==> flow/design.v <==
module pc_counter(
		input clk,
		input reset,
		input [31:0] next_addr,
		output reg [31:0] current,
		input hazardStall);
	always @(posedge clk) begin
		if (reset == 1)
			current <= 32'h00003000;
		else if (hazardStall == 0)
			current <= next_addr;
	end
endmodule
module alu( output reg[31:0] aluresult, output zero,
            input[3:0] operation, input[31:0] data_a, input [31:0] data_b );
  assign zero = (aluresult == 32'b0);
  always @(*) begin
    case (operation)
      4'b0000: begin  
        aluresult = data_a & data_b;
      end
      4'b0001: begin  
        aluresult = data_a | data_b;
      end
      4'b0010: begin  
        aluresult = data_a + data_b;
      end
      4'b0110: begin  
        aluresult = data_a - data_b;
      end
      4'b0111: begin  
        if  
          ((data_a[31] == 1) && (data_b [31] == 0))
          begin
          aluresult = 1;
        end
       else if  
          ((data_b[31] == 1) && (data_a [31] == 0))
          begin
          aluresult = 0;
        end
        else  
        begin
          aluresult =  data_a < data_b ? 1 : 0;
      end
      end
      4'b1100: begin  
        aluresult = ~( data_a  | data_b );
      end
      default: begin
        aluresult = data_a + data_b;
      end
    endcase
  end
endmodule
module mux32_2_1(
	input s,
	input [31:0] in0,
	input [31:0] in1,
	output reg [31:0] out
	);
	always @(*)
		if (s==1) begin
			out = in1;
		end
		else begin
			out = in0;
		end
endmodule
module InstructionFetch(
    input clk,
		input reset,
		output [31:0] inst_addr,
		input [31:0] aluAddresult,
		output [31:0] instr_add_4,
		input pcSrc,
		input hazardStall,  
		input jump,
		input [31:0] jumpMux1
		);
	wire [31:0] next_addr;
	pc_counter pc_counter(
	    .clk (clk),
			.reset    (reset   ), 	 
			.next_addr    (next_addr), 	 
			.current  (inst_addr),	 
			.hazardStall(hazardStall));
	wire [31:0] mux2mux;
	mux32_2_1 mux32_2_1_b (
			.s    (pcSrc   ),  
			.in0  (instr_add_4 ),   
			.in1  (aluAddresult ),  
			.out  (mux2mux ));  
	alu aluPLus4 (
			.aluresult  (instr_add_4),  
			.zero       (      ), 		
			.operation  (4'b0010 ), 	 
			.data_a     (inst_addr), 	 
			.data_b     (32'd4    ));		 
  mux32_2_1 mux32_2_1_j (
			.s    (jump   ),  
			.in0  (mux2mux ),   
			.in1  (jumpMux1),  
			.out  (next_addr ));  
endmodule
module IFIDPipeReg(
		input reset,
		input[31:0] instr_add_4,
		output reg [31:0] IFIDinstr_add_4,
		input[31:0] instr,
		output reg [31:0] IFIDinstr,
		input ifFlush,  
		input stall,
		input clk);  
	always @(posedge clk)
	begin
		if (reset == 1) begin
			IFIDinstr <= 32'h0000;
		end
		else if (stall == 1) begin
			IFIDinstr <= IFIDinstr;
		end
		else if (ifFlush == 1) begin
			IFIDinstr <= 32'h0000;
		end
		else begin
			IFIDinstr_add_4 <= instr_add_4;
			IFIDinstr <= instr;
		end
	end
endmodule
module controlunit ( output reg regdest, output reg jump, output reg branch, output reg memread,
                     output reg memtoreg, output reg memwrite, output reg alusrc, output reg regwrite,
                     output reg[1:0] aluop, input [5:0] opcode );
  always @(*) begin
    {regdest, alusrc, memtoreg, regwrite, memread, memwrite, branch, jump, aluop}=10'b0000000000;
    case (opcode)
      6'b000000: begin  
        regdest = 1;
        regwrite = 1;
        aluop = 2'b10;
      end
      6'b100011: begin  
        alusrc = 1;
        memtoreg = 1;
        regwrite = 1;
        memread = 1;
      end
      6'b101011: begin  
        alusrc = 1;
	   memwrite = 1;
      end
      6'b000100: begin  
        branch = 1;
        aluop = 2'b01;
      end
      6'b001000: begin  
        regwrite = 1;
	alusrc = 1;
      end
      6'b001001: begin  
        regwrite = 1;
	   alusrc = 1;
      end
      6'b000010: begin  
        jump = 1;
      end
    endcase
  end
endmodule
module sign_extend(
	input [15:0] extendMe,
	output reg [31:0] extended);
	always @(*)
		begin if
				(extendMe[15] == 0)
			extended =  {16'b0000000000000000, extendMe};
		else
			extended =  {16'b1111111111111111, extendMe};
		end
endmodule
module shiftleft2(
	input [29:0] shiftMe,
	output reg [31:0] shifted);
	always @(*) begin
		shifted = {shiftMe[29:0], 2'b00};
	end
endmodule
module combineSLPC4(
	input [3:0] aluPlus4,
	input [25:0] instr,
	output reg [31:0] out
	);
	always @(*) begin
		out = {aluPlus4, instr, 2'b00};
	end
endmodule
module reg_file(
input [4:0] readReg1, readReg2, writeReg,
input [31:0] writeData,
input regWrite, clk,
output reg [31:0] readData1, readData2
);
reg [31:0] regFile [31:0];
always @(*) begin
	if (readReg1 == 0)
		readData1 = 0;
	else if (regWrite && writeReg == readReg1)
		readData1 = writeData;
	else
		readData1 = regFile[readReg1];
	if (readReg2 == 0)
		readData2 = 0;
	else if (regWrite && writeReg == readReg2)
		readData2 = writeData;
	else
		readData2 = regFile[readReg2];
end
always @(posedge clk) begin
	if (regWrite && writeReg != 0)
		regFile[writeReg] <= writeData;
end
endmodule
module comparator(
		input [31:0] readData1,
		input [31:0] readData2,
		output reg IFFlush,
		input [5:0] IFIDinstr,
		output reg PCSrc,
		output reg jump,
		output zero
		);
	alu alu (
			.aluresult  (  ),
			.zero       (zero      ),
			.operation  (4'b0110 ),
			.data_a     (readData1    ),
			.data_b     (readData2    ));
	always @(*) begin
    case (IFIDinstr)
      6'b000010: begin
		IFFlush = 1;
		PCSrc = 0;
		jump = 1;
      end
      6'b000100: begin  
		IFFlush = zero;
		PCSrc = zero;
		jump = 0;
      end
      default: begin
        IFFlush = 0;
		PCSrc = 0;
		jump = 0;
      end
    endcase
  end
endmodule
module andGate(input in0, input in1, output reg out);
	always @(*) begin
		if ((in0 == 1 ) && (in1 == 1))
				out = 1;
		else
			out = 0;
		end
endmodule
module InstructionDecode(
		input [31:0] IFIDinstr,
		input [31:0] IFIDinstr_add_4,
		output [31:0] aluAddresult,
		input [4:0] writeReg,
		input [31:0] writeData,
		input regWrite,
		input clk,
		input stall,
		output [31:0] readData1,
		output [31:0] data_out,
		output ifflush,
		output pcSrc,
		output [31:0] signExtended,
		output jump,
		output [31:0] aluAddB
		);
	wire [31:0] branchOffset;
	sign_extend sign_extend (
			.extendMe  (IFIDinstr[15:0]),  
			.extended  (signExtended));  
	shiftleft2 shiftleft2 (
			.shiftMe  (signExtended[29:0]),   
			.shifted  (branchOffset ));		 
	alu aluAdd (
			.aluresult  (aluAddresult ),  
			.zero       (      ),  
			.operation  (4'b0010),  
			.data_a     (IFIDinstr_add_4  ),   
			.data_b     (branchOffset    ));  
	combineSLPC4 combineSLPC4 (
		.aluPlus4  (IFIDinstr_add_4[31:28]),  
		.instr  (IFIDinstr[25:0] ),  
		.out  (aluAddB ));	 
	reg_file reg_file (
			.readReg1   (IFIDinstr[25:21]),  
			.readReg2   (IFIDinstr[20:16]),  
			.writeReg   (writeReg  ),    
			.writeData  (writeData ),    
			.regWrite   (regWrite  ),    
			.clk        (clk       ),    
			.readData1  (readData1 ),    
			.readData2  (data_out ));   
	wire ifflushInternal, pcSrcAnd, jumpInternal, zero;
	comparator c1(
			.readData1 (readData1),
			.readData2 (data_out),
			.IFFlush (ifflushInternal),
			.IFIDinstr (IFIDinstr[31:26]),
			.PCSrc (pcSrcAnd),
			.jump (jumpInternal),
			.zero (zero));
	wire go = ~stall;
	andGate andGate (
		.in0  (ifflushInternal ),
		.in1  (go ),
		.out  (ifflush ));
	andGate andGate2 (
		.in0  (pcSrcAnd ),
		.in1  (go ),
		.out  (pcSrc ));
	andGate andGate3 (
		.in0  (jumpInternal ),
		.in1  (go ),
		.out  (jump ));
endmodule
module IDEXPipeReg(
	input reset,
	input bubble,
	input regdestID,
	input mem_readID,
	input memtoregID,
	input MemWriteSafe,
	input alusrcID,
	input RegWriteHazardSafe,
	input [1:0] aluopID,
	output reg regdest,
	output reg mem_readEX,
	output reg memtoregEX,
	output reg MemWriteSafeEX,
	output reg alusrc,
	output reg RegWriteHazardSafeEX,
	output reg [1:0] aluop,
	input  [31:0] readData1ID,
	input  [31:0] readData2ID,
	output reg [31:0] readData1EX,
	output reg  [31:0] readData2EX,
	input [31:0] extendedID,
	output reg [31:0] extendedEX,
	input [31:0] IFIDinstr,
	output reg [31:0] IDEXinstr,
	input clk);
	always @(posedge clk)
	begin
		if (reset == 1 || bubble == 1) begin
			mem_readEX <= 0;
			MemWriteSafeEX <= 0;
			RegWriteHazardSafeEX <= 0;
		end
		else begin
			mem_readEX <= mem_readID;
			MemWriteSafeEX <= MemWriteSafe;
			RegWriteHazardSafeEX <= RegWriteHazardSafe;
		end
		regdest <= regdestID;
		memtoregEX <= memtoregID;
		alusrc <= alusrcID;
		aluop <= aluopID;
		readData1EX <= readData1ID;
		readData2EX <= readData2ID;
		extendedEX <= extendedID;
		IDEXinstr <= IFIDinstr;
	end
endmodule
module alu_control(input[1:0] aluop, input[5:0] funct, output reg[3:0] operation );
  always @(*) begin
    if (aluop == 2'b00)
      operation = 4'b0010;       
    else if (aluop == 2'b01)
      operation = 4'b0110;       
    else if (aluop == 2'b10 && funct == 6'b100000)
      operation = 4'b0010;       
    else if (aluop[1] == 1 && funct == 6'b100010)
      operation = 4'b0110;        
    else if (aluop == 2'b10 && funct == 6'b100100)
      operation = 4'b0000;       
    else if (aluop == 2'b10 && funct== 6'b100101)
      operation = 4'b0001;       
    else if (aluop == 2'b10 && funct == 6'b101010)
      operation = 4'b0111;       
    else
      operation = 4'b0010;       
  end
endmodule
module mux4_4_1(
		input [31:0] IDEX,
		input [31:0] EXMEM,
		input [31:0] MEMWB,
		input [1:0] s,
		output reg [31:0] aluInput);
	always @(*)
	    case (s)
     2'b10 : begin 
        aluInput = EXMEM;
      end
     2'b01 : begin 
        aluInput = MEMWB;
      end
     default : begin 
        aluInput = IDEX;
      end
	    endcase
endmodule
module mux4_2_1(
		input [4:0] in0,
		input [4:0] in1,
		input s,
		output reg [4:0] out);
	always @(*)
		if (s==1) begin
			out = in1;
	 end
	 else begin
			out = in0;
	 end
endmodule
module execute(
		input [1:0] alu_op,
		output [31:0] data_addrEXMEM,
		input [31:0] IDEXreadData1,
		input [31:0] IDEXreadData2,
		input [31:0] EXMEMresult,
		input [31:0] MEMWBresult,
		input [31:0] IDEXsignExtended,
		input [31:0] IDEXinstr,
		input alu_src,
		input [1:0] fwdA,
		input [1:0] fwdB,
		input regdest,
		output [4:0] writeReg,
		output [31:0] fwdBMux
		);
	wire [3:0] operation;
	alu_control alu_control (
			.aluop      (alu_op),   
			.funct      (IDEXinstr[5:0]     ),  
			.operation  (operation ));  
	wire [31:0] readData1;
	wire [31:0] readData2;
	mux4_4_1 fwdmuxa (
			.IDEX      (IDEXreadData1     ),
			.EXMEM     (EXMEMresult       ),
			.MEMWB     (MEMWBresult       ),
			.s         (fwdA        ),
			.aluInput  (readData1 ));
	mux4_4_1 fwdmuxb (
			.IDEX      (IDEXreadData2     ),
			.EXMEM     (EXMEMresult       ),
			.MEMWB     (MEMWBresult       ),
			.s         (fwdB        ),
			.aluInput  (fwdBMux ));
	mux32_2_1 mux32_2_1 (
			.s    (alu_src   ),
			.in0  (fwdBMux ),
			.in1  (IDEXsignExtended ),
			.out  (readData2 ));
	alu aluMain (
			.aluresult  (data_addrEXMEM),
			.zero       (      ),
			.operation  (operation ),
			.data_a     (readData1    ),
			.data_b     (readData2    ));
	mux4_2_1 mux4_2_1 (
			.in0  (IDEXinstr[20:16]),
			.in1  (IDEXinstr[15:11]),
			.s    (regdest),
			.out  (writeReg));
endmodule
module EXMEMPipeReg(
		input reset,
		input [4:0] writeRegEX,
		input [31:0] data_addrEX,
		input [31:0] writeDataEX,
		input mem_readEX, memwrite,
		input RegWriteEx, memtoregEX,
		output reg [4:0] writeRegMEM,
		output reg [31:0] data_addr,
		output reg [31:0] writeData,
		output reg mem_read, mem_write,
		output reg RegWriteMem, memtoregMEM,
		input clk);
	always @(posedge clk) begin
		if (reset == 1) begin
			mem_read <= 0;
			mem_write <= 0;
			RegWriteMem <= 0;
		end
		else begin
			mem_read <= mem_readEX;
			mem_write <= memwrite;
			RegWriteMem <= RegWriteEx;
		end
		writeRegMEM <= writeRegEX;
		data_addr <= data_addrEX;
		writeData <= writeDataEX;
		memtoregMEM <= memtoregEX;
	end
endmodule
module MEMWBPipeReg(
	input reset,
	input [31:0] read_data,
	input [31:0] data_addr,
	input [4:0] writeRegMem,
	input regWriteMem,
	input memtoregMem,
	output reg [31:0] read_dataIF,
	output reg [31:0] data_addrIF,
	output reg [4:0] writeRegMemIF,
	output reg regWrite,
	output reg memtoreg,
	input clk);
	always @(posedge clk) begin
		if (reset == 1)
			regWrite <= 0;
		else
			regWrite <= regWriteMem;
		data_addrIF <= data_addr;
		memtoreg <= memtoregMem;
		writeRegMemIF <= writeRegMem;
		read_dataIF <= read_data;
	end
endmodule
module HazardDetector(
		input [4:0] IDEXinstrRt2016,
		input [4:0] IFIDinstrRs2521,
		input [4:0] IFIDinstrRt2016,
		input IDEXMemRead,
		input IDbranch,
		input IDEXRegWrite,
		input [4:0] IDEXWriteReg,
		input EXMEMRegWrite,
		input [4:0] EXMEMWriteReg,
		output reg stall,
		input RegWrite,
		input MemWrite,
		output reg RegWriteSafe,
		output reg MemWriteSafe);
	reg loadUse, branchWait;
	always @(*) begin
		loadUse = (IDEXMemRead == 1) &&
			((IDEXinstrRt2016 == IFIDinstrRs2521) || (IDEXinstrRt2016 == IFIDinstrRt2016));
		branchWait = (IDbranch == 1) && (
			((IDEXRegWrite == 1) && (IDEXWriteReg != 0) &&
			 ((IDEXWriteReg == IFIDinstrRs2521) || (IDEXWriteReg == IFIDinstrRt2016))) ||
			((EXMEMRegWrite == 1) && (EXMEMWriteReg != 0) &&
			 ((EXMEMWriteReg == IFIDinstrRs2521) || (EXMEMWriteReg == IFIDinstrRt2016))));
		stall = loadUse || branchWait;
		if (stall) begin
			RegWriteSafe = 0;
			MemWriteSafe = 0;
		end
		else begin
			RegWriteSafe = RegWrite;
			MemWriteSafe = MemWrite;
		end
	end
endmodule
module ForwardingUnit(
		input [4:0] IDEXinstrRt2016,
		input [4:0] IDEXinstrRs2521,
		input EXMEMRegWrite,
		input [4:0] EXMEMRegRd1511,
		input MEMWBRegWrite,
		input [4:0] MEMWBRegRd1511,
		output reg [1:0] fwdA,
		output reg [1:0] fwdB
		);
	always @(*)
	begin
		fwdA = 2'b00;
		fwdB = 2'b00;
		if ((EXMEMRegWrite == 1) && (EXMEMRegRd1511 != 0)) begin
			if (EXMEMRegRd1511 == IDEXinstrRs2521) begin
				fwdA = 2'b10;
			end
			if (EXMEMRegRd1511 == IDEXinstrRt2016) begin
				fwdB = 2'b10;
			end
		end
		if ((EXMEMRegWrite == 0) || (EXMEMRegRd1511 == 0 || EXMEMRegRd1511 != IDEXinstrRs2521)) begin
			if ((MEMWBRegWrite == 1) && (MEMWBRegRd1511 != 0)) begin
				if (MEMWBRegRd1511 == IDEXinstrRs2521) begin
					fwdA = 2'b01;
				end
			end
		end
		if ((EXMEMRegWrite == 0) || (EXMEMRegRd1511 == 0 || EXMEMRegRd1511 != IDEXinstrRt2016)) begin
			if ((MEMWBRegWrite == 1) && (MEMWBRegRd1511 != 0)) begin
				if (MEMWBRegRd1511 == IDEXinstrRt2016) begin
					fwdB = 2'b01;
				end
			end
		end
	end
endmodule
module pipelineProcessor(
	input clk,
	input reset,
	output [31:0]  inst_addr,
	input  [31:0]  instr,
	output [31:0]  data_addr,
	output  [31:0]  data_out,
	output        mem_read,
	output          mem_write,
	input  [31:0]  data_in
	);
	wire [31:0] instr_add_4;
	wire [31:0] aluAddresult;
	wire [31:0] IFIDinstr;
	wire [31:0] jumpMux1;
	wire pcSrc, jump, stall, ifFlush;
	InstructionFetch InstructionFetch (
	  .clk   (clk),
		.reset         (reset        ),
		.inst_addr     (inst_addr    ),
		.aluAddresult  (aluAddresult ),
		.instr_add_4   (instr_add_4  ),
		.pcSrc         (pcSrc        ),
		.hazardStall	(stall ),
		.jump         (jump),
		.jumpMux1     (jumpMux1));
	wire [31:0] IFIDinstr_add_4;
	IFIDPipeReg IFIDPipeReg (
		.reset            (reset           ),
		.instr_add_4      (instr_add_4     ),
		.IFIDinstr_add_4  (IFIDinstr_add_4 ),
		.instr            (instr           ),
		.IFIDinstr        (IFIDinstr       ),
		.ifFlush          (ifFlush         ),
		.stall            (stall           ),
		.clk              (clk             ));
	wire [1:0] aluopID;
	wire regdestID, jumpID, branchID, mem_readID, memtoregID, MemWriteHazard;
	wire alusrcID, RegWriteHazard;
	controlunit controlunit (
		.regdest   (regdestID  ),
		.jump      (jumpID     ),
		.branch    (branchID   ),
		.memread   (mem_readID  ),
		.memtoreg  (memtoregID ),
		.memwrite  (MemWriteHazard ),
		.alusrc    (alusrcID   ),
		.regwrite  (RegWriteHazard ),
		.aluop     (aluopID    ),
		.opcode    (IFIDinstr[31:26]   ));
	wire [31:0] readData1ID;
	wire [31:0] readData2ID;
	wire [31:0] signExtended;
	wire [4:0] writeReg;
	wire [31:0] writeData;
	wire regWrite;
	InstructionDecode InstructionDecode (
		.IFIDinstr        (IFIDinstr       ),
		.IFIDinstr_add_4  (IFIDinstr_add_4 ),
		.aluAddresult     (aluAddresult    ),
		.writeReg         (writeReg        ),
		.writeData        (writeData       ),
		.regWrite         (regWrite        ),
		.clk              (clk             ),
		.stall            (stall           ),
		.readData1        (readData1ID       ),
		.data_out         (readData2ID        ),
		.ifflush          (ifFlush         ),
		.pcSrc            (pcSrc           ),
		.signExtended     (signExtended    ),
		.jump 			  (jump)			,
		.aluAddB		  (jumpMux1));
	wire [31:0] extendedEX;
	wire [31:0] IDEXreadData1, IDEXreadData2, IDEXinstr2;
	wire [1:0] alu_op;
	wire regdest, mem_readEX, memtoregEX, mem_writeEX, alusrc, RegWriteEx;
	wire RegWriteSafe, MemWriteSafe;
	IDEXPipeReg IDEXPipeReg (
		.reset                 (reset                ),
		.bubble                (stall                ),
		.regdestID             (regdestID            ),
		.mem_readID            (mem_readID           ),
		.memtoregID            (memtoregID           ),
		.MemWriteSafe          (MemWriteSafe         ),
		.alusrcID              (alusrcID             ),
		.RegWriteHazardSafe    (RegWriteSafe  		 ),
		.aluopID               (aluopID              ),
		.regdest               (regdest              ),
		.mem_readEX            (mem_readEX           ),
		.memtoregEX            (memtoregEX           ),
		.MemWriteSafeEX        (mem_writeEX       ),
		.alusrc                (alusrc               ),
		.RegWriteHazardSafeEX  (RegWriteEx		 ),
		.aluop                 (alu_op                ),
		.readData1ID           (readData1ID          ),
		.readData2ID           (readData2ID          ),
		.readData1EX           (IDEXreadData1          ),
		.readData2EX           (IDEXreadData2          ),
		.extendedID            (signExtended           ),
		.extendedEX            (extendedEX           ),
		.IFIDinstr			   (IFIDinstr			  ),
		.IDEXinstr				(IDEXinstr2			  ),
		.clk                   (clk                  ));
	wire [31:0] data_addrEX;
	wire [1:0] fwdA, fwdB;
	wire [4:0] writeRegEX;
	wire [31:0] writeDataEX;
	execute execute (
		.alu_op            (alu_op           ),
		.data_addrEXMEM    (data_addrEX   ),
		.IDEXreadData1     (IDEXreadData1    ),
		.IDEXreadData2     (IDEXreadData2    ),
		.EXMEMresult       (data_addr      ),
		.MEMWBresult       (writeData      ),
		.IDEXsignExtended  (extendedEX  ),
		.IDEXinstr         (IDEXinstr2        ),
		.alu_src           (alusrc          ),
		.fwdA              (fwdA             ),
		.fwdB              (fwdB             ),
		.regdest           (regdest          ),
		.writeReg          (writeRegEX       ),
		.fwdBMux		   (writeDataEX		));
	wire [4:0] writeRegMEM;
	wire RegWriteMem, memtoregMEM;
	EXMEMPipeReg EXMEMPipeReg (
		.reset        (reset       ),
		.writeRegEX   (writeRegEX  ),
		.data_addrEX  (data_addrEX ),
		.writeDataEX  (writeDataEX ),
		.mem_readEX   (mem_readEX  ),
		.memwrite     (mem_writeEX    ),
		.RegWriteEx   (RegWriteEx  ),
		.memtoregEX   (memtoregEX  ),
		.writeRegMEM  (writeRegMEM ),
		.data_addr    (data_addr   ),
		.writeData    (data_out   ),
		.mem_read     (mem_read    ),
		.mem_write    (mem_write   ),
		.RegWriteMem  (RegWriteMem ),
		.memtoregMEM  (memtoregMEM ),
		.clk          (clk         ));
	wire [31:0] read_dataIF, data_addrIF;
	wire memtoreg;
	MEMWBPipeReg MEMWBPipeReg (
		.reset          (reset         ),
		.read_data      (data_in     ),
		.data_addr      (data_addr     ),
		.writeRegMem    (writeRegMEM   ),
		.regWriteMem    (RegWriteMem  ),
		.memtoregMem    (memtoregMEM   ),
		.read_dataIF    (read_dataIF   ),
		.data_addrIF    (data_addrIF   ),
		.writeRegMemIF  (writeReg ),
		.regWrite       (regWrite      ),
		.memtoreg       (memtoreg      ),
		.clk            (clk           ));
	mux32_2_1 mux32_2_1data (
		.s    (memtoreg   ),
		.in0  (data_addrIF ),
		.in1  (read_dataIF ),
		.out  (writeData ));
	HazardDetector HazardDetector (
		.IDEXinstrRt2016  (IDEXinstr2[20:16] ),
		.IFIDinstrRs2521  (IFIDinstr[25:21] ),
		.IFIDinstrRt2016  (IFIDinstr[20:16] ),
		.IDEXMemRead      (mem_readEX     ),
		.IDbranch         (branchID        ),
		.IDEXRegWrite     (RegWriteEx      ),
		.IDEXWriteReg     (writeRegEX      ),
		.EXMEMRegWrite    (RegWriteMem     ),
		.EXMEMWriteReg    (writeRegMEM     ),
		.stall            (stall           ),
		.RegWrite         (RegWriteHazard        ),
		.MemWrite         (MemWriteHazard        ),
		.RegWriteSafe     (RegWriteSafe    ),
		.MemWriteSafe     (MemWriteSafe    ));
	ForwardingUnit ForwardingUnit (
		.IDEXinstrRt2016  (IDEXinstr2[20:16] ),
		.IDEXinstrRs2521  (IDEXinstr2[25:21] ),
		.EXMEMRegWrite    (RegWriteMem   ),
		.EXMEMRegRd1511   (writeRegMEM  ),
		.MEMWBRegWrite    (regWrite   ),
		.MEMWBRegRd1511   (writeReg  ),
		.fwdA             (fwdA            ),
		.fwdB             (fwdB            ));
endmodule
==> flow/run.sh <==
#!/bin/bash
# the make line also repeats each setting of config.mk as NAME=value (left out here)
make -C /OpenROAD-flow-scripts/flow DESIGN_CONFIG=/design/flow/config.mk WORK_HOME=/design/flow/orfs CLKGATE_MAP_FILE= finish
==> flow/config.mk <==
export PLATFORM = sky130hd
export DESIGN_NAME = pipelineProcessor
export DESIGN_NICKNAME = pipelineProcessor
export VERILOG_FILES = /design/flow/design.v
export SDC_FILE = /design/flow/constraint.sdc
export NUM_CORES = 4
export LEC_CHECK = 0
export CAP_MARGIN = 20
export CORE_MARGIN = 2
export CORE_UTILIZATION = 60
export CTS_CLUSTER_SIZE = 58
export GPL_TIMING_DRIVEN = 1
export PLACE_DENSITY_LB_ADDON = 0.02
export SLEW_MARGIN = 15
==> flow/constraint.sdc <==
create_clock -name core_clock -period 4.76 [get_ports {clk}]
set_input_delay 0.9520 -clock core_clock [delete_from_list [all_inputs] [get_ports {clk}]]
set_output_delay 0.9520 -clock core_clock [all_outputs]
set_load 0.01 [all_outputs]
==> flow_metrics.py, run 1 <==
# Generated from Yosys and OpenROAD reports
metrics = {
    "status": {
        "status": "finished with violations",
        "so.violations": "setup timing",
    },
    "drt": {
        "drc": 0,
        "routedWlPerCell_um": 31.2,
        "viasPerCell": 6.74,
        "dr.first_iter.drc_count": 6705,
        "ant_nets": 0,
        "drtPass1Iterations": 6,
        "antenna_cells": 0,
        "postRouteWirelength_um": 222000,
        "route.vias.total": 48000,
    },
    "logic_synthesis": {
        "edf_count": 1056,
        "largest_area_cell": "edfxtp_1",
        "topCellsByArea": "edfxtp_1, mux4_2, dfxtp_1",
        "common_cells": "edfxtp_1, mux4_2, dfxtp_1, nor2_1, clkbuf_1",
        "postSynthSeqShare_pct": 56.0,
        "simple_gate_area_share_pct": 5.56,
        "syn_inst": 4544,
        "flop_cell": "edfxtp_1",
        "synth_warnings": 19,
        "yosysCellCount": 4544,
        "muxShareOfSynthArea_pct": 22.8,
        "fa_ha_area_share_pct": 3.07,
        "top_logic_kind": "multiplexers",
        "async_flop_share_pct": 0,
        "ys_types": 91,
        "synth_area_per_cell_um2": 15.0,
        "top_cell": "edfxtp_1",
        "top_cell_area_share_pct": 46.7,
        "ys_chip_area_um2": 67900,
        "synthXorXnorAreaFrac_pct": 1.65,
        "syn_area_um2": 67900,
        "aoi_share_pct": 7.92,
        "ys_ff": 1372,
    },
    "worst_setup_path": {
        "cpPeakStageDelay_ps": 550,
        "cp.depth": 26,
        "slowest_stage": "or4_4",
        "critPathBufInv": 9,
        "reg2regPathDepth": 26,
        "critPathCaptureType": "flop",
        "cp_max_fo": 16,
        "worst-setup-path-type": "flop to flop",
        "crit_family": "simple AND/OR/NAND/NOR gates",
        "crit_path_end": "IFIDPipeReg.IFIDinstr[4]$_SDFFE_PP0N_",
        "required_ps": 5370,
        "reg2reg_setup_slack_ps": -1150,
        "worst_ep_arrival_time_ps": 6530,
        "worst_r2r_endpoint": "IFIDPipeReg.IFIDinstr[4]$_SDFFE_PP0N_",
        "startpoint_type": "flop",
    },
    "timing": {
        "finalClockSkew_ps": 38.0,
        "tightest_slew_ps": 1160,
        "clock.fmax_mhz": 169,
        "fin_tns_setup_ps": -115870,
        "slew_headroom_pct": 22.8,
        "hold_viol_final": 0,
        "rsz0062_at_grt": "true",
        "slew_violations": 0,
        "fin_crit_ps": 5910,
        "post-route-worst-setup-slack_ps": -1150,
        "finalCritPeriodShare_pct": 124,
        "setup_viol": 122,
    },
    "global_routing": {
        "grt.busiest_layer": "met2",
        "grt_max_degree": 64,
        "grt.overflow.total": 0,
        "grt_pass1_vias": 48000,
        "use_met2_pct": 60.4,
        "antenna_found_initial": 3,
        "grt_use_total_pct": 38.0,
        "grt_pass1_wl_um": 319000,
        "grt_util_met1_pct": 52.3,
        "grt_util_met3_pct": 8.16,
    },
    "placed_design": {
        "place.gp.congestion": 0.957,
        "dpl-instance-area_um2": 78500,
        "io_buffers": 163,
        "place.detailed.hpwl_um": 140000,
    },
    "worst_hold_path": {
        "hold_depth": 0,
        "hp-class": "flop to flop",
        "min_to": "MEMWBPipeReg.memtoreg$_DFF_P_",
        "hp-start": "EXMEMPipeReg.memtoregMEM$_DFF_P_",
    },
    "power_and_ir_drop": {
        "combinationalPower_mw": 12.0,
        "switching_share_pct": 31.2,
        "p_int_mw": 26.9,
        "p_clk_share_pct": 29.7,
        "power_frac_comb_pct": 30.7,
        "seqPwrFrac_pct": 39.6,
        "power-top-group": "sequential cells",
        "power.switching_mw": 12.2,
        "vdd_drop_max_mv": 0.382,
        "leakage_nw": 30.7,
        "pg_clk_mw": 11.6,
        "power_density_nw_per_um2": 455,
        "seq_power_mw": 15.5,
    },
    "cells_and_area": {
        "fillers": 6711,
        "nNetsFinal": 5745,
        "area_growth_pct": 26.2,
        "finish.utilization_pct": 76.3,
        "comb_area_um2": 29600,
        "fin_area_um2": 85800,
        "seq_area_um2": 38100,
    },
    "clock_tree": {
        "clock_path_buffers": 3,
        "insertion_delay_ps": 790,
        "clockRootBuffer": "clkbuf_16",
        "cts_tree": "built",
        "cts_htree_levels": 4,
        "clk_pin_slew_ps": 60,
        "cts.sinks": 1372,
        "cts_made_buffers": 145,
    },
    "floorplan": {
        "fp.dieH_um": 341,
        "rows": 123,
        "core_area_um2": 112000,
        "initial_core_util_pct": 60.5,
        "pin_count": 164,
        "chip_area_um2": 116000,
        "die_x_um": 341,
    },
    "job": {
        "max_cap_violations": 0,
        "openroad.warnings": 97,
    },
}
## routing by layer
metal	vias up	routed length [um]
met5	-	0
met4	0	8570
met3	529	27200
met2	3310	106000
met1	24100	80200
li1	20100	-
## layout make-up
| cell class | count | area share [%] |
|---|---|---|
| clock buffer | 188 | 4.68 |
| inverter | 199 | 0.871 |
| tap | 1500 | 2.19 |
| sequential | 1372 | 44.4 |
| clock inverter | 75 | 0.964 |
| timing repair buffer | 1106 | 12.4 |
| multi-input combinational | 2690 | 34.5 |
## stage by stage
step	total power [mW]	instances	hold WS [ps]	setup slack, ps
global route	40.3	7130	329	-1320
global placement	26.4	6776	312	-1440
floorplan	21.1	4575	310	-935
detailed placement	26.6	6778	317	-1560
CTS	38.4	7097	328	-1060
finish	39.1	7130	327	-1150
## repair_timing
action                                  CTS  global route
pin swaps                                43            40
setup buffers                            45            35
hold buffers                              0             0
gates cloned                             12             2
gates resized                           164           147
endpoints found under the setup margin  126           130
==> run 2: changes to the inputs <==
CORE_UTILIZATION = 40   (was 60)
CTS_CLUSTER_SIZE = default   (was 58)
GPL_TIMING_DRIVEN = default   (was 1)
PLACE_DENSITY = 0.6   (was default)
PLACE_DENSITY_LB_ADDON = default   (was 0.02)
SLEW_MARGIN = 20   (was 15)
clock period = 9.0 ns   (was 4.76 ns; I/O delays follow)
==> run 2 against run 1 <==
Net effect: the run now finishes clean; clock skew fell by 1.5 ps; global-route usage is 14 points lower; critical path depth is 5 lower; power fell by 51%; area after synthesis stayed put; combinational power decreased by 63%; sequential share of layout area up 4.7 points; cell area down 9.5%; non-clock buffer count decreased by 838; wire length down 6.0%.
==> flow_metrics.py, run 2 <==
# Generated from Yosys and OpenROAD reports
metrics = {
    "global_routing": {
        "grt.overflow.total": 0,
        "antenna_found_initial": 11,
        "grt_pass1_wl_um": 303000,
        "grt_pass1_vias": 43100,
        "grt_max_degree": 71,
        "grt_use_total_pct": 24.0,
    },
    "logic_synthesis": {
        "synthXorXnorAreaFrac_pct": 1.65,
        "yosysCellCount": 4544,
        "postSynthSeqShare_pct": 56.0,
        "simple_gate_area_share_pct": 5.56,
        "aoi_share_pct": 7.92,
        "synth_warnings": 19,
        "fa_ha_area_share_pct": 3.07,
        "synth_area_per_cell_um2": 15.0,
        "edf_count": 1056,
        "muxShareOfSynthArea_pct": 22.8,
        "ys_chip_area_um2": 67900,
        "largest_area_cell": "edfxtp_1",
        "common_cells": "edfxtp_1, mux4_2, dfxtp_1, nor2_1, clkbuf_1",
        "syn_inst": 4544,
        "top_logic_kind": "multiplexers",
        "top_cell_area_share_pct": 46.7,
        "top_cell": "edfxtp_1",
        "syn_area_um2": 67900,
        "topCellsByArea": "edfxtp_1, mux4_2, dfxtp_1",
        "ys_ff": 1372,
        "flop_cell": "edfxtp_1",
        "ys_types": 91,
        "async_flop_share_pct": 0,
    },
    "worst_setup_path": {
        "cpPeakStageDelay_ps": 810,
        "required_ps": 9700,
        "crit_path_end": "InstructionFetch.pc_counter.current[16]$_SDFFE_PP0N_",
        "worst_r2r_endpoint": "InstructionFetch.pc_counter.current[16]$_SDFFE_PP0N_",
        "cp.depth": 21,
        "reg2reg_setup_slack_ps": 1400,
        "critPathCaptureType": "flop",
        "critPathBufInv": 2,
        "worst-setup-path-type": "flop to flop",
        "reg2regPathDepth": 21,
        "startpoint_type": "flop",
        "worst_ep_arrival_time_ps": 8300,
        "path_cells": "buf_4 > mux4_2 > mux4_2 > mux2i_1 > nand2_1 > o21ai_0 > or2_2 > ha_1 > o21a_1 > a21boi_2 > o2111ai_1 > a2111oi_0 > o211ai_1 > and3_1 > o2111ai_1 > nor4b_4 > and2_1 > buf_4 > nor2_1 > a22oi_1 > a211oi_1",
        "slowest_stage": "mux2i_1",
        "cp_max_fo": 27,
        "crit_family": "AND-OR/OR-AND gates",
    },
    "drt": {
        "drc": 0,
        "drtPass1Iterations": 6,
        "viasPerCell": 6.26,
        "route.vias.total": 44000,
        "dr.first_iter.drc_count": 5016,
        "routedWlPerCell_um": 29.8,
        "postRouteWirelength_um": 209000,
        "ant_nets": 0,
    },
    "timing": {
        "finalClockSkew_ps": 36.6,
        "fin_tns_setup_ps": 0,
        "clock.fmax_mhz": 132,
        "whs_ps": 328,
        "setup_viol": 0,
        "finalCritPeriodShare_pct": 84.5,
        "tightest_slew_ps": 1140,
        "fin_crit_ps": 7600,
        "slew_violations": 0,
        "hold_viol_final": 0,
        "slew_headroom_pct": 24.0,
        "rsz0062_at_grt": "false",
    },
    "floorplan": {
        "rows": 151,
        "initial_core_util_pct": 40.2,
        "pin_count": 164,
        "fp.dieH_um": 416,
        "chip_area_um2": 173000,
        "die_x_um": 416,
        "core_area_um2": 169000,
    },
    "placed_design": {
        "place.gp.congestion": 0.912,
        "dpl-instance-area_um2": 72500,
        "place.detailed.hpwl_um": 130000,
        "io_buffers": 163,
    },
    "power_and_ir_drop": {
        "power_frac_comb_pct": 23.5,
        "combinationalPower_mw": 4.49,
        "power-top-group": "sequential cells",
        "seq_power_mw": 8.24,
        "switching_share_pct": 30.9,
        "p_int_mw": 13.2,
        "power.switching_mw": 5.90,
        "vdd_drop_max_mv": 0.204,
        "pg_clk_mw": 6.38,
        "power_density_nw_per_um2": 246,
        "p_clk_share_pct": 33.4,
        "seqPwrFrac_pct": 43.1,
        "leakage_nw": 25.9,
    },
    "clock_tree": {
        "clock_path_buffers": 3,
        "ctsHoldBuffers": 0,
        "cts_setup_buffers": 0,
        "cts_tree": "built",
        "clockRootBuffer": "clkbuf_16",
        "cts_htree_levels": 4,
        "cts.sinks": 1372,
        "ctsResizeCount": 0,
        "insertion_delay_ps": 820,
        "clk_pin_slew_ps": 60,
        "cts_made_buffers": 150,
    },
    "cells_and_area": {
        "nNetsFinal": 4912,
        "area_growth_pct": 14.2,
        "fin_area_um2": 77600,
        "fillers": 14500,
    },
    "worst_hold_path": {
        "hold_depth": 0,
        "hp-start": "IDEXPipeReg.memtoregEX$_DFF_P_",
        "min_to": "EXMEMPipeReg.memtoregMEM$_DFF_P_",
        "hp-class": "flop to flop",
    },
    "status": {
        "status": "complete, no violations",
    },
    "job": {
        "max_cap_violations": 0,
        "openroad.warnings": 94,
    },
}
run 2: through the flow:
stage | util (%) | instances | worst slack, ps | total power [mW]
floorplan | - | 4575 | 758 | 11.0
global placement | 42.9 | 6746 | 1500 | 12.8
detailed placement | 42.9 | 6747 | 1440 | 12.8
CTS | 45.9 | 7021 | 1420 | 19.2
global route | 45.9 | 7021 | 890 | 19.8
finish | 45.9 | 7024 | 1400 | 19.1
run 2: area by class of cell:
cell class	instances	area, um^2	area share [%]
Clock buffer	193	4120	5.31
Timing Repair Buffer	268	2640	3.41
Tap cell	2218	2780	3.57
Clock inverter	81	953	1.23
Antenna cell	3	7.51	0.00967
Inverter	199	747	0.962
Multi-Input combinational cell	2690	28300	36.5
Sequential cell	1372	38100	49.0
run 2: per-layer routing:
metal,part of all wire (%),GRT usage [%]
met3,8.6,3.81
met4,2.9,7.26
met2,48,38.9
met1,40,33.2
met5,0.017,0
==> run 3: changes to the inputs <==
CORE_UTILIZATION = 72   (was 40)
CTS_CLUSTER_DIAMETER = 363   (was default)
CTS_CLUSTER_SIZE = 25   (was default)
PLACE_DENSITY = default   (was 0.6)
clock period = 7.07 ns   (was 9.0 ns; I/O delays follow)
==> run 3 against run 2 <==
Net effect: the layout now fails its checks (setup timing); die area decreased by 44%; sequential cell count unchanged; fmax grew 7.1%; hold slack better by 11 ps; synthesized cell count did not move; clock skew rose by 43 ps; first-iteration DRC count rose by 62%; count of clock-buffer cells in the layout shrank 101; sequential power increased by 27%; worst setup slack got worse by 1400 ps; critical path type unchanged; largest power group unchanged.
==> flow_metrics.py, run 3 <==
# Generated from Yosys and OpenROAD reports
metrics = {
    "timing": {
        "slew_violations": 0,
        "slew_headroom_pct": 29.2,
        "finalCritPeriodShare_pct": 100,
        "fin_crit_ps": 7100,
        "fin_tns_setup_ps": -146,
        "rsz0062_at_grt": "false",
        "setup_viol": 13,
        "clock.fmax_mhz": 141,
        "hold_viol_final": 0,
        "finalClockSkew_ps": 79.2,
        "whs_ps": 338,
        "post-route-worst-setup-slack_ps": -26.4,
        "tightest_slew_ps": 1060,
    },
    "placed_design": {
        "dp_slack_ps": -244,
        "place_inst": 5873,
        "place.detailed.hpwl_um": 132000,
        "dpl-instance-area_um2": 72200,
        "place.gp.congestion": 0.992,
        "io_buffers": 163,
    },
    "worst_setup_path": {
        "crit_path_end": "IFIDPipeReg.IFIDinstr[21]$_SDFFE_PP0N_",
        "path_cells": "buf_4 > buf_12 > mux4_2 > mux4_2 > mux2i_1 > nand2_1 > o21ai_0 > or2_2 > ha_1 > a21oi_1 > o211ai_1 > a21oi_1 > o21ai_1 > a2111oi_0 > a31oi_1 > buf_4 > nor4b_4 > and2_2 > buf_4 > nor3_4 > buf_12 > a22oi_1 > nor2_1",
        "reg2reg_setup_slack_ps": -30,
        "cp.depth": 23,
        "worst-setup-path-type": "flop to flop",
        "critPathCaptureType": "flop",
        "worst_r2r_endpoint": "IFIDPipeReg.IFIDinstr[21]$_SDFFE_PP0N_",
        "cp_common_cell": "buf_4",
        "worst_ep_arrival_time_ps": 7650,
        "cpPeakStageDelay_ps": 670,
        "reg2regPathDepth": 23,
        "critPathBufInv": 5,
        "crit_family": "AND-OR/OR-AND gates",
        "startpoint_type": "flop",
        "required_ps": 7620,
        "slowest_stage": "a2111oi_0",
        "cp_max_fo": 21,
    },
    "logic_synthesis": {
        "common_cells": "edfxtp_1, mux4_2, dfxtp_1, nor2_1, clkbuf_1",
        "top_logic_kind": "multiplexers",
        "postSynthSeqShare_pct": 56.0,
        "simple_gate_area_share_pct": 5.56,
        "top_cell": "edfxtp_1",
        "ys_types": 91,
        "synth_warnings": 19,
        "fa_ha_area_share_pct": 3.07,
        "syn_area_um2": 67900,
        "ys_ff": 1372,
        "flop_cell": "edfxtp_1",
        "muxShareOfSynthArea_pct": 22.8,
        "async_flop_share_pct": 0,
        "yosysCellCount": 4544,
        "top_cell_area_share_pct": 46.7,
        "aoi_share_pct": 7.92,
        "synthXorXnorAreaFrac_pct": 1.65,
        "synth_area_per_cell_um2": 15.0,
        "largest_area_cell": "edfxtp_1",
        "ys_chip_area_um2": 67900,
        "syn_inst": 4544,
        "edf_count": 1056,
        "topCellsByArea": "edfxtp_1, mux4_2, dfxtp_1",
    },
    "floorplan": {
        "fp.dieH_um": 311,
        "initial_core_util_pct": 72.7,
        "core_area_um2": 93500,
        "die_x_um": 311,
        "pin_count": 164,
        "rows": 112,
        "chip_area_um2": 96800,
    },
    "drt": {
        "routedWlPerCell_um": 36.8,
        "route.vias.total": 46700,
        "ant_nets": 0,
        "postRouteWirelength_um": 220000,
        "drtPass1Iterations": 7,
        "drc": 0,
        "viasPerCell": 7.82,
        "dr.first_iter.drc_count": 8146,
    },
    "job": {
        "max_cap_violations": 0,
        "openroad.warnings": 97,
    },
    "power_and_ir_drop": {
        "switching_share_pct": 33.4,
        "seq_power_mw": 10.5,
        "power_density_nw_per_um2": 280,
        "p_int_mw": 13.8,
        "pg_clk_mw": 4.25,
        "p_clk_share_pct": 20.5,
        "combinationalPower_mw": 6.00,
        "finalPower_mw": 20.7,
        "seqPwrFrac_pct": 50.5,
        "vdd_drop_max_mv": 0.313,
        "power_frac_comb_pct": 29.0,
        "power.switching_mw": 6.93,
        "power-top-group": "sequential cells",
        "leakage_nw": 24.8,
    },
    "clock_tree": {
        "ctsHoldBuffers": 0,
        "clk_pin_slew_ps": 110,
        "clock_path_buffers": 3,
        "cts_htree_levels": 2,
        "clockRootBuffer": "clkbuf_16",
        "cts.sinks": 1372,
        "cts_made_buffers": 60,
        "insertion_delay_ps": 780,
        "cts_tree": "built",
    },
    "cells_and_area": {
        "finish.utilization_pct": 79.1,
        "nNetsFinal": 4916,
        "area_growth_pct": 8.85,
        "fin_area_um2": 74000,
        "final_cells": 5974,
        "fillers": 4921,
    },
    "global_routing": {
        "grt.overflow.total": 0,
        "grt_pass1_wl_um": 318000,
        "grt_pass1_vias": 45800,
        "grt_max_degree": 64,
        "grt_use_total_pct": 45.5,
        "antenna_found_initial": 12,
    },
    "worst_hold_path": {
        "hp-class": "flop to flop",
        "hp-start": "EXMEMPipeReg.memtoregMEM$_DFF_P_",
        "hold_depth": 0,
        "min_to": "MEMWBPipeReg.memtoreg$_DFF_P_",
    },
    "status": {
        "so.violations": "setup timing",
        "status": "finished with violations",
    },
}
## run 3: final cells by class
cell class	instances	area [um^2]	share of cell area, %
antenna	2	5.00	0.00677
tap	1254	1570	2.12
sequential	1372	38100	51.5
clock inverter	3	65.1	0.0880
multi-input combinational	2690	28400	38.4
clock buffer	92	1620	2.19
timing repair buffer	362	3510	4.74
inverter	199	747	1.01
## run 3: routing by layer
metal | vias to the layer above | wire [um] | GRT usage [%] | part of all wire, %
met5 | - | 40 | 0.148 | 0.018
met4 | 8 | 14600 | 23.7 | 6.7
met3 | 1046 | 36600 | 15.6 | 17
met2 | 4770 | 100000 | 69.9 | 46
met1 | 22700 | 68300 | 58.0 | 31
li1 | 18300 | - | - | -
## run 3: repair_timing
action,in CTS,in global routing
buffers inserted,5,0
resized,2,13
setup endpoints to repair,88,105
==> run 4: changes to the inputs <==
ABC_AREA = 1   (was default)
CORE_ASPECT_RATIO = 0.63   (was default)
CORE_UTILIZATION = 40   (was 72)
CTS_CLUSTER_DIAMETER = 176   (was 363)
CTS_CLUSTER_SIZE = default   (was 25)
PLACE_DENSITY = 0.6   (was default)
SLEW_MARGIN = 15   (was 20)
clock period = 9.0 ns   (was 7.07 ns; I/O delays follow)
==> run 4 against run 3 <==
Net effect: synthesized cell count grew 71%; area after synthesis rose by 4.1%; critical path depth is 1 higher; the run now finishes clean; largest cell class unchanged; sequential cell count did not move.
==> flow_metrics.py, run 4 <==
# Generated from Yosys and OpenROAD reports
metrics = {
    "status": {
        "status": "complete, no violations",
    },
    "worst_setup_path": {
        "cpPeakStageDelay_ps": 770,
        "critPathCaptureType": "flop",
        "crit_family": "buffers and inverters",
        "slowest_stage": "inv_6",
        "path_cells": "inv_6 > buf_12 > buf_12 > o21ai_0 > o21ai_0 > o221ai_1 > nand3_1 > nand2_1 > a21oi_1 > inv_1 > ha_1 > nand2_1 > o21ai_0 > a21oi_1 > nand2_1 > a21oi_1 > xnor2_1 > nor2_4 > nand3_4 > buf_4 > nand2_4 > inv_2 > nand3_1 > a21oi_1",
        "worst_ep_arrival_time_ps": 8290,
        "required_ps": 9690,
        "startpoint_type": "flop",
        "critPathBufInv": 6,
        "reg2regPathDepth": 24,
        "cp.depth": 24,
        "cp_max_fo": 107,
        "cp_common_cell": "a21oi_1",
        "reg2reg_setup_slack_ps": 1400,
        "worst-setup-path-type": "flop to flop",
    },
    "power_and_ir_drop": {
        "power_frac_comb_pct": 25.6,
        "leakage_nw": 28.8,
        "power.switching_mw": 6.48,
        "finalPower_mw": 19.1,
        "seqPwrFrac_pct": 43.1,
        "switching_share_pct": 33.9,
        "power_density_nw_per_um2": 241,
        "seq_power_mw": 8.23,
        "vdd_drop_max_mv": 0.169,
        "combinationalPower_mw": 4.89,
        "power-top-group": "sequential cells",
        "p_int_mw": 12.6,
        "pg_clk_mw": 5.97,
        "p_clk_share_pct": 31.3,
    },
    "cells_and_area": {
        "nNetsFinal": 7937,
        "area_growth_pct": 12.1,
        "finish.utilization_pct": 45.2,
        "fin_area_um2": 79300,
    },
    "clock_tree": {
        "cts.sinks": 1372,
        "ctsHoldBuffers": 0,
        "cts_htree_levels": 4,
        "clk_pin_slew_ps": 70,
        "cts_tree": "built",
        "cts_setup_buffers": 0,
        "insertion_delay_ps": 810,
        "clock_path_buffers": 4,
        "ctsResizeCount": 0,
        "clockRootBuffer": "clkbuf_16",
        "cts_made_buffers": 140,
    },
    "logic_synthesis": {
        "flop_cell": "edfxtp_1",
        "fa_ha_area_share_pct": 2.95,
        "largest_area_cell": "edfxtp_1",
        "simple_gate_area_share_pct": 11.4,
        "common_cells": "o21ai_0, edfxtp_1, a21oi_1, nor2_1, nand2_1",
        "top_cell": "o21ai_0",
        "ys_ff": 1372,
        "muxShareOfSynthArea_pct": 0.336,
        "yosysCellCount": 7782,
        "top_cell_area_share_pct": 44.8,
        "syn_inst": 7782,
        "syn_area_um2": 70700,
        "top_logic_kind": "AND-OR/OR-AND gates",
        "async_flop_share_pct": 0,
        "ys_chip_area_um2": 70700,
        "synth_area_per_cell_um2": 9.09,
        "postSynthSeqShare_pct": 53.8,
        "synth_warnings": 19,
        "aoi_share_pct": 23.4,
        "synthXorXnorAreaFrac_pct": 1.38,
        "edf_count": 1056,
        "topCellsByArea": "edfxtp_1, o21ai_0, dfxtp_1",
        "ys_types": 67,
    },
    "drt": {
        "ant_nets": 0,
        "dr.first_iter.drc_count": 10500,
        "highest_layer": "met5",
        "drt-met1-wl_um": 119000,
        "route.vias.total": 63100,
        "drc": 0,
        "drtPass1Iterations": 9,
        "wl_met2_um": 110000,
        "postRouteWirelength_um": 278000,
        "viasPerCell": 6.21,
        "routedWlPerCell_um": 27.4,
        "routed-wl-met3_um": 39600,
    },
    "floorplan": {
        "core_area_um2": 176000,
        "fp.dieH_um": 338,
        "die_x_um": 534,
        "chip_area_um2": 180000,
        "initial_core_util_pct": 40.3,
        "rows": 122,
        "pin_count": 164,
    },
    "timing": {
        "slew_headroom_pct": 21.0,
        "hold_viol_final": 0,
        "slew_violations": 0,
        "clock.fmax_mhz": 132,
        "rsz0062_at_grt": "false",
        "finalCritPeriodShare_pct": 84.4,
        "setup_viol": 0,
        "fin_crit_ps": 7600,
        "fin_tns_setup_ps": 0,
        "tightest_slew_ps": 1180,
        "finalClockSkew_ps": 62.7,
    },
    "placed_design": {
        "place.detailed.hpwl_um": 168000,
        "place.gp.congestion": 1.01,
        "dpl-instance-area_um2": 74800,
        "io_buffers": 163,
    },
    "global_routing": {
        "grt_pass1_wl_um": 398000,
        "grt_max_degree": 182,
        "grt_use_total_pct": 29.7,
        "grt.overflow.total": 0,
        "antenna_found_initial": 8,
        "grt_pass1_vias": 56700,
    },
    "worst_hold_path": {
        "hold_depth": 0,
        "min_to": "EXMEMPipeReg.memtoregMEM$_DFF_P_",
        "hp-start": "IDEXPipeReg.memtoregEX$_DFF_P_",
        "hp-class": "flop to flop",
    },
    "job": {
        "openroad.warnings": 127,
        "max_cap_violations": 0,
    },
}
==> run 4: per-stage QoR <==
step	setup WS, ps	std cells	hold WS (ps)
floorplan	3500	7813	310
global placement	1770	9919	310
detailed placement	1770	9919	312
CTS	1730	10200	328
global route	1060	10200	333
finish	1400	10200	329
==> run 4: layout make-up <==
type                       instances  area [um^2]
antenna                            2         5.00
clock buffer                     171         3750
clock inverter                    67          712
fill                           16600        96300
inverter                         659         2510
multi-input combinational       5224        28300
sequential                      1372        38100
tap                             2356         2950
timing repair buffer             309         2990
==> run 4: per-layer routing <==
layer | track usage (%) | vias to the layer above
met1 | 44.7 | 30400
met4 | 9.60 | 12
met2 | 40.2 | 4462
met5 | 0 | -
li1 | - | 27600
met3 | 8.58 | 623
==> run 5: changes to the inputs <==
ABC_AREA = default   (was 1)
CAP_MARGIN = 0   (was 20)
CORE_ASPECT_RATIO = default   (was 0.63)
CORE_UTILIZATION = 70   (was 40)
CTS_CLUSTER_DIAMETER = default   (was 176)
CTS_CLUSTER_SIZE = 40   (was default)
PLACE_DENSITY = default   (was 0.6)
SLEW_MARGIN = 20   (was 15)
clock period = 5.91 ns   (was 9.0 ns; I/O delays follow)
==> run 5 against run 4 <==
Net effect: the flow now stops in global routing; synthesized cell count decreased by 42%; die area shrank 45%; area after synthesis is 3.9% lower.
==> flow_metrics.py, run 5 <==
# Auto-generated metrics
metrics = {
    "logic_synthesis": {
        "ys_types": 91,
        "syn_inst": 4544,
        "async_flop_share_pct": 0,
        "synth_area_per_cell_um2": 15.0,
        "yosysCellCount": 4544,
        "ys_ff": 1372,
        "largest_area_cell": "edfxtp_1",
        "simple_gate_area_share_pct": 5.56,
        "top_cell_area_share_pct": 46.7,
        "topCellsByArea": "edfxtp_1, mux4_2, dfxtp_1",
        "postSynthSeqShare_pct": 56.0,
        "edf_count": 1056,
        "fa_ha_area_share_pct": 3.07,
        "common_cells": "edfxtp_1, mux4_2, dfxtp_1, nor2_1, clkbuf_1",
        "aoi_share_pct": 7.92,
        "muxShareOfSynthArea_pct": 22.8,
        "synth_warnings": 19,
        "top_logic_kind": "multiplexers",
        "flop_cell": "edfxtp_1",
        "syn_area_um2": 67900,
        "synthXorXnorAreaFrac_pct": 1.65,
        "top_cell": "edfxtp_1",
        "ys_chip_area_um2": 67900,
    },
    "clock_tree": {
        "cts_made_buffers": 140,
        "cts.sinks": 1372,
        "clock_path_buffers": 3,
        "cts_htree_levels": 4,
        "clockRootBuffer": "clkbuf_16",
        "ctsHoldBuffers": 0,
    },
    "status": {
        "stop_stage": "global routing",
        "status": "stopped before the end",
        "firstError": "[ERROR DPL-0033] detailed placement checks failed during check placement.",
    },
    "placed_design": {
        "dpl-instance-area_um2": 75600,
        "io_buffers": 163,
        "place.detailed.hpwl_um": 143000,
        "place.gp.congestion": 0.968,
    },
    "floorplan": {
        "pin_count": 164,
        "die_x_um": 316,
        "core_area_um2": 96400,
        "initial_core_util_pct": 70.5,
        "fp.dieH_um": 316,
        "rows": 114,
        "chip_area_um2": 99600,
    },
}
==> run 5: stage by stage <==
| step | setup WS (ps) | instances | hold WS [ps] | util (%) |
|---|---|---|---|---|
| floorplan | 1.23 | 4575 | 310 | - |
| global placement | -335 | 6286 | 312 | 78.3 |
| detailed placement | -472 | 6292 | 318 | 78.4 |
| CTS | -89.1 | 6606 | 334 | 84.8 |
==> run 5: repair_timing <==
item / CTS
setup endpoints to repair: 114
cloned: 8
gates resized: 168
pin swaps: 42
buffers inserted: 57
==> run 6: changes to the inputs <==
CAP_MARGIN = 20   (was 0)
CELL_PAD_IN_SITES_DETAIL_PLACEMENT = 0   (was default)
CELL_PAD_IN_SITES_GLOBAL_PLACEMENT = 1   (was default)
CORE_ASPECT_RATIO = 1.07   (was default)
CORE_UTILIZATION = 28   (was 70)
CTS_CLUSTER_SIZE = 12   (was 40)
SETUP_SLACK_MARGIN = 2.95   (was default)
clock period = 11.6 ns   (was 5.91 ns; I/O delays follow)
==> run 6 against run 5 <==
Net effect: die area grew 150%; synthesized cell count stayed put; now clean on timing, DRC and antenna; area after synthesis is the same.
==> flow_metrics.py, run 6 <==
# Generated from Yosys and OpenROAD reports
metrics = {
    "worst_setup_path": {
        "crit_family": "simple AND/OR/NAND/NOR gates",
        "reg2reg_setup_slack_ps": 3550,
        "critPathBufInv": 2,
        "path_cells": "buf_4 > mux4_2 > mux4_2 > mux2i_1 > nand2_1 > o21ai_0 > or2_2 > ha_1 > a21oi_1 > or4b_1 > o221ai_2 > a21o_1 > mux2_1 > a2111oi_0 > nand4_1 > nor4b_4 > and2_1 > buf_4 > nor2_1 > a221oi_1 > a211oi_1",
        "worst-setup-path-type": "flop to flop",
        "critPathCaptureType": "flop",
        "slowest_stage": "dfxtp_4",
        "reg2regPathDepth": 21,
        "startpoint_type": "flop",
        "cpPeakStageDelay_ps": 820,
        "crit_path_end": "InstructionFetch.pc_counter.current[24]$_SDFFE_PP0N_",
        "required_ps": 12260,
        "cp.depth": 21,
        "worst_ep_arrival_time_ps": 8710,
        "cp_max_fo": 55,
        "worst_r2r_endpoint": "InstructionFetch.pc_counter.current[24]$_SDFFE_PP0N_",
    },
    "timing": {
        "slew_headroom_pct": 21.4,
        "slew_violations": 0,
        "clock.fmax_mhz": 124,
        "setup_viol": 0,
        "hold_viol_final": 0,
        "finalClockSkew_ps": 46.6,
        "fin_crit_ps": 8050,
        "rsz0062_at_grt": "false",
        "tightest_slew_ps": 1150,
        "finalCritPeriodShare_pct": 69.4,
        "fin_tns_setup_ps": 0,
    },
    "logic_synthesis": {
        "flop_cell": "edfxtp_1",
        "muxShareOfSynthArea_pct": 22.8,
        "top_cell_area_share_pct": 46.7,
        "fa_ha_area_share_pct": 3.07,
        "syn_area_um2": 67900,
        "postSynthSeqShare_pct": 56.0,
        "ys_ff": 1372,
        "syn_inst": 4544,
        "simple_gate_area_share_pct": 5.56,
        "top_cell": "edfxtp_1",
        "edf_count": 1056,
        "synth_warnings": 19,
        "top_logic_kind": "multiplexers",
        "common_cells": "edfxtp_1, mux4_2, dfxtp_1, nor2_1, clkbuf_1",
        "synth_area_per_cell_um2": 15.0,
        "ys_types": 91,
        "ys_chip_area_um2": 67900,
        "async_flop_share_pct": 0,
        "yosysCellCount": 4544,
        "aoi_share_pct": 7.92,
        "largest_area_cell": "edfxtp_1",
        "synthXorXnorAreaFrac_pct": 1.65,
        "topCellsByArea": "edfxtp_1, mux4_2, dfxtp_1",
    },
    "power_and_ir_drop": {
        "p_int_mw": 10.1,
        "leakage_nw": 25.8,
        "seqPwrFrac_pct": 43.4,
        "power.switching_mw": 4.73,
        "power_density_nw_per_um2": 188,
        "p_clk_share_pct": 32.5,
        "switching_share_pct": 31.9,
        "power_frac_comb_pct": 24.1,
        "pg_clk_mw": 4.82,
        "power-top-group": "sequential cells",
        "seq_power_mw": 6.42,
        "vdd_drop_max_mv": 0.134,
        "combinationalPower_mw": 3.57,
    },
    "clock_tree": {
        "cts.sinks": 1372,
        "cts_htree_levels": 4,
        "cts_tree": "built",
        "clk_pin_slew_ps": 60,
        "insertion_delay_ps": 820,
        "cts_made_buffers": 154,
        "clockRootBuffer": "clkbuf_16",
        "clock_path_buffers": 3,
        "ctsHoldBuffers": 0,
    },
    "job": {
        "max_cap_violations": 0,
        "openroad.warnings": 94,
    },
    "floorplan": {
        "core_area_um2": 242000,
        "pin_count": 164,
        "chip_area_um2": 247000,
        "initial_core_util_pct": 28.1,
        "fp.dieH_um": 514,
        "die_x_um": 480,
        "rows": 187,
    },
    "worst_hold_path": {
        "hold_depth": 0,
        "hp-start": "EXMEMPipeReg.memtoregMEM$_DFF_P_",
        "min_to": "MEMWBPipeReg.memtoreg$_DFF_P_",
        "hp-class": "flop to flop",
    },
    "placed_design": {
        "place.gp.congestion": 0.863,
        "io_buffers": 163,
        "place.detailed.hpwl_um": 136000,
        "dpl-instance-area_um2": 73600,
    },
    "cells_and_area": {
        "area_growth_pct": 15.7,
        "fin_area_um2": 78600,
        "finish.utilization_pct": 32.5,
        "nNetsFinal": 4901,
    },
    "global_routing": {
        "grt_pass1_vias": 42800,
        "grt_pass1_wl_um": 323000,
        "grt.overflow.total": 0,
        "grt_max_degree": 99,
        "grt_use_total_pct": 18.1,
        "antenna_found_initial": 7,
    },
    "status": {
        "status": "complete, no violations",
    },
    "drt": {
        "ant_nets": 0,
        "postRouteWirelength_um": 228000,
        "drtPass1Iterations": 5,
        "drc": 0,
        "route.vias.total": 43600,
        "routedWlPerCell_um": 28.5,
        "dr.first_iter.drc_count": 4646,
        "viasPerCell": 5.45,
    },
}
-- run 6: layer usage --
metal	track usage, %	wire (um)	part of all wire, %	vias to the layer above
met5	0	0	0	-
met4	5.66	6820	3.0	0
met3	3.05	17400	7.6	321
met2	28.3	105000	46	1929
met1	25.7	99300	43	23100
li1	-	-	-	18300
-- run 6: through the flow --
stage	hold slack, ps	std cells	power [mW]	setup slack [ps]
finish	324	8012	14.8	3550
CTS	325	8007	14.9	3350
global placement	318	7725	10.0	3360
detailed placement	312	7726	10.1	3380
global route	333	8010	15.4	2970
floorplan	310	4575	8.54	3360
-- run 6: cell type report --
| class | count | area (um^2) |
|---|---|---|
| Antenna cell | 4 | 10.0 |
| Clock buffer | 214 | 4340 |
| Clock inverter | 67 | 627 |
| Fill cell | 23500 | 163000 |
| Inverter | 199 | 747 |
| Multi-Input combinational cell | 2690 | 28300 |
| Sequential cell | 1372 | 38100 |
| Tap cell | 3213 | 4020 |
| Timing Repair Buffer | 253 | 2490 |
-- run 6: repair_timing --
| item | CTS | global route |
|---|---|---|
| endpoints found under the hold margin | 0 | 0 |
| setup endpoints to repair | 0 | 36 |
| buffers inserted | 0 | 1 |
| gates resized | 0 | 2 |
==> run 7: changes to the inputs <==
ABC_AREA = 1   (was default)
CAP_MARGIN = 0   (was 20)
CELL_PAD_IN_SITES_DETAIL_PLACEMENT = 2   (was 0)
CORE_ASPECT_RATIO = 1.1   (was 1.07)
CORE_MARGIN = 7   (was 2)
CORE_UTILIZATION = 20   (was 28)
CTS_CLUSTER_SIZE = 13   (was 12)
GPL_ROUTABILITY_DRIVEN = 0   (was default)
GPL_TIMING_DRIVEN = 1   (was default)
HOLD_SLACK_MARGIN = -0.09   (was default)
SETUP_SLACK_MARGIN = 1.4   (was 2.95)
clock period = 7.69 ns   (was 11.6 ns; I/O delays follow)
==> run 7 against run 6 <==
Net effect: clock power is 55% higher; clock skew is 2.8 ps higher; count of clock-buffer cells in the layout is 8 lower; first-iteration DRC count is 20% higher; sequential share of layout area is 2.8 points lower; critical endpoint is now IFIDPipeReg.IFIDinstr_add_4[28]$_DFFE_PP_; register-to-register slack worse by 2000 ps; sequential power is about 50% higher; fmax is 30% higher; largest power group unchanged; largest cell class unchanged; via count is 49% higher.
==> flow_metrics.py, run 7 <==
# Generated from Yosys and OpenROAD reports
metrics = {
    "status": {
        "status": "complete, no violations",
    },
    "worst_setup_path": {
        "crit_family": "AND-OR/OR-AND gates",
        "required_ps": 8210,
        "slowest_stage": "o211ai_1",
        "worst-setup-path-type": "flop to flop",
        "reg2regPathDepth": 25,
        "cp_max_fo": 46,
        "cpPeakStageDelay_ps": 780,
        "critPathCaptureType": "flop",
        "worst_r2r_endpoint": "IFIDPipeReg.IFIDinstr_add_4[28]$_DFFE_PP_",
        "worst_ep_arrival_time_ps": 6690,
        "startpoint_type": "flop",
        "cp.depth": 25,
        "reg2reg_setup_slack_ps": 1520,
        "critPathBufInv": 4,
        "crit_path_end": "IFIDPipeReg.IFIDinstr_add_4[28]$_DFFE_PP_",
    },
    "drt": {
        "viasPerCell": 5.14,
        "routedWlPerCell_um": 26.6,
        "dr.first_iter.drc_count": 5574,
        "drtPass1Iterations": 5,
        "drc": 0,
        "route.vias.total": 64800,
        "ant_nets": 0,
        "postRouteWirelength_um": 335000,
    },
    "logic_synthesis": {
        "top_cell_area_share_pct": 44.8,
        "top_logic_kind": "AND-OR/OR-AND gates",
        "common_cells": "o21ai_0, edfxtp_1, a21oi_1, nor2_1, nand2_1",
        "yosysCellCount": 7782,
        "async_flop_share_pct": 0,
        "flop_cell": "edfxtp_1",
        "simple_gate_area_share_pct": 11.4,
        "edf_count": 1056,
        "postSynthSeqShare_pct": 53.8,
        "ys_types": 67,
        "largest_area_cell": "edfxtp_1",
        "syn_inst": 7782,
        "synthXorXnorAreaFrac_pct": 1.38,
        "fa_ha_area_share_pct": 2.95,
        "synth_warnings": 19,
        "aoi_share_pct": 23.4,
        "topCellsByArea": "edfxtp_1, o21ai_0, dfxtp_1",
        "ys_ff": 1372,
        "top_cell": "o21ai_0",
        "syn_area_um2": 70700,
        "ys_chip_area_um2": 70700,
        "synth_area_per_cell_um2": 9.09,
        "muxShareOfSynthArea_pct": 0.336,
    },
    "floorplan": {
        "die_x_um": 581,
        "rows": 228,
        "initial_core_util_pct": 20.1,
        "pin_count": 164,
        "core_area_um2": 351000,
        "fp.dieH_um": 638,
        "chip_area_um2": 370000,
    },
    "power_and_ir_drop": {
        "power_frac_comb_pct": 26.0,
        "pg_clk_mw": 7.48,
        "leakage_nw": 29.4,
        "combinationalPower_mw": 6.01,
        "p_int_mw": 15.1,
        "p_clk_share_pct": 32.3,
        "seq_power_mw": 9.65,
        "power.switching_mw": 8.05,
        "switching_share_pct": 34.8,
        "power_density_nw_per_um2": 277,
        "finalPower_mw": 23.1,
        "seqPwrFrac_pct": 41.7,
        "power-top-group": "sequential cells",
        "vdd_drop_max_mv": 0.304,
    },
    "cells_and_area": {
        "area_growth_pct": 18.0,
        "nNetsFinal": 8008,
        "fin_area_um2": 83400,
        "finish.utilization_pct": 23.7,
    },
    "clock_tree": {
        "cts_made_buffers": 159,
        "cts.sinks": 1372,
        "ctsHoldBuffers": 0,
        "cts_htree_levels": 4,
        "clk_pin_slew_ps": 60,
        "clockRootBuffer": "clkbuf_16",
        "insertion_delay_ps": 850,
        "cts_tree": "built",
        "clock_path_buffers": 4,
    },
    "placed_design": {
        "place.detailed.hpwl_um": 204000,
        "io_buffers": 163,
        "dpl-instance-area_um2": 77900,
    },
    "global_routing": {
        "antenna_found_initial": 12,
        "grt_pass1_wl_um": 482000,
        "grt_use_total_pct": 17.1,
        "grt_max_degree": 174,
        "grt_pass1_vias": 70500,
        "grt.overflow.total": 0,
    },
    "timing": {
        "rsz0062_at_grt": "false",
        "slew_violations": 0,
        "fin_tns_setup_ps": 0,
        "hold_viol_final": 0,
        "whs_ps": 314,
        "tightest_slew_ps": 1180,
        "fin_crit_ps": 6170,
        "slew_headroom_pct": 21.5,
        "clock.fmax_mhz": 162,
        "finalCritPeriodShare_pct": 80.3,
        "finalClockSkew_ps": 49.4,
        "setup_viol": 0,
    },
    "worst_hold_path": {
        "hp-class": "flop to flop",
        "min_to": "MEMWBPipeReg.memtoreg$_DFF_P_",
        "hold_depth": 0,
        "hp-start": "EXMEMPipeReg.memtoregMEM$_DFF_P_",
    },
    "job": {
        "openroad.warnings": 121,
        "max_cap_violations": 0,
    },
}
[run 7: final cells by class]
cell class,count,area [um^2]
Timing Repair inverter,1,8.76
Timing Repair Buffer,359,3630
Sequential cell,1372,38100
Clock inverter,68,559
Inverter,659,2560
Tap cell,4715,5900
Fill cell,39700,268000
Multi-Input combinational cell,5225,28300
Clock buffer,206,4340
Antenna cell,5,12.5
[run 7: what timing repair did]
action                                  4_1_cts  5_1_grt
gates cloned                                  5        2
setup buffers                                 2       17
gates resized                                22       33
endpoints found under the setup margin      106      121
pin swaps                                     1        5
[run 7: routing by layer]
metal  vias up  GRT usage [%]  wire length, um
met3       905           2.69            22900
li1      27700              -                -
met5         -              0               59
met1     33400           20.8           135000
met2      2753           29.4           160000
met4         8           8.21            17700
[run 7: stage by stage]
step	cells	setup WS, ps
finish	12600	1520
global route	12600	1390
CTS	12600	1410
detailed placement	12300	732
global placement	12300	916
floorplan	7813	2190
Power and IR drop assume default switching activity.
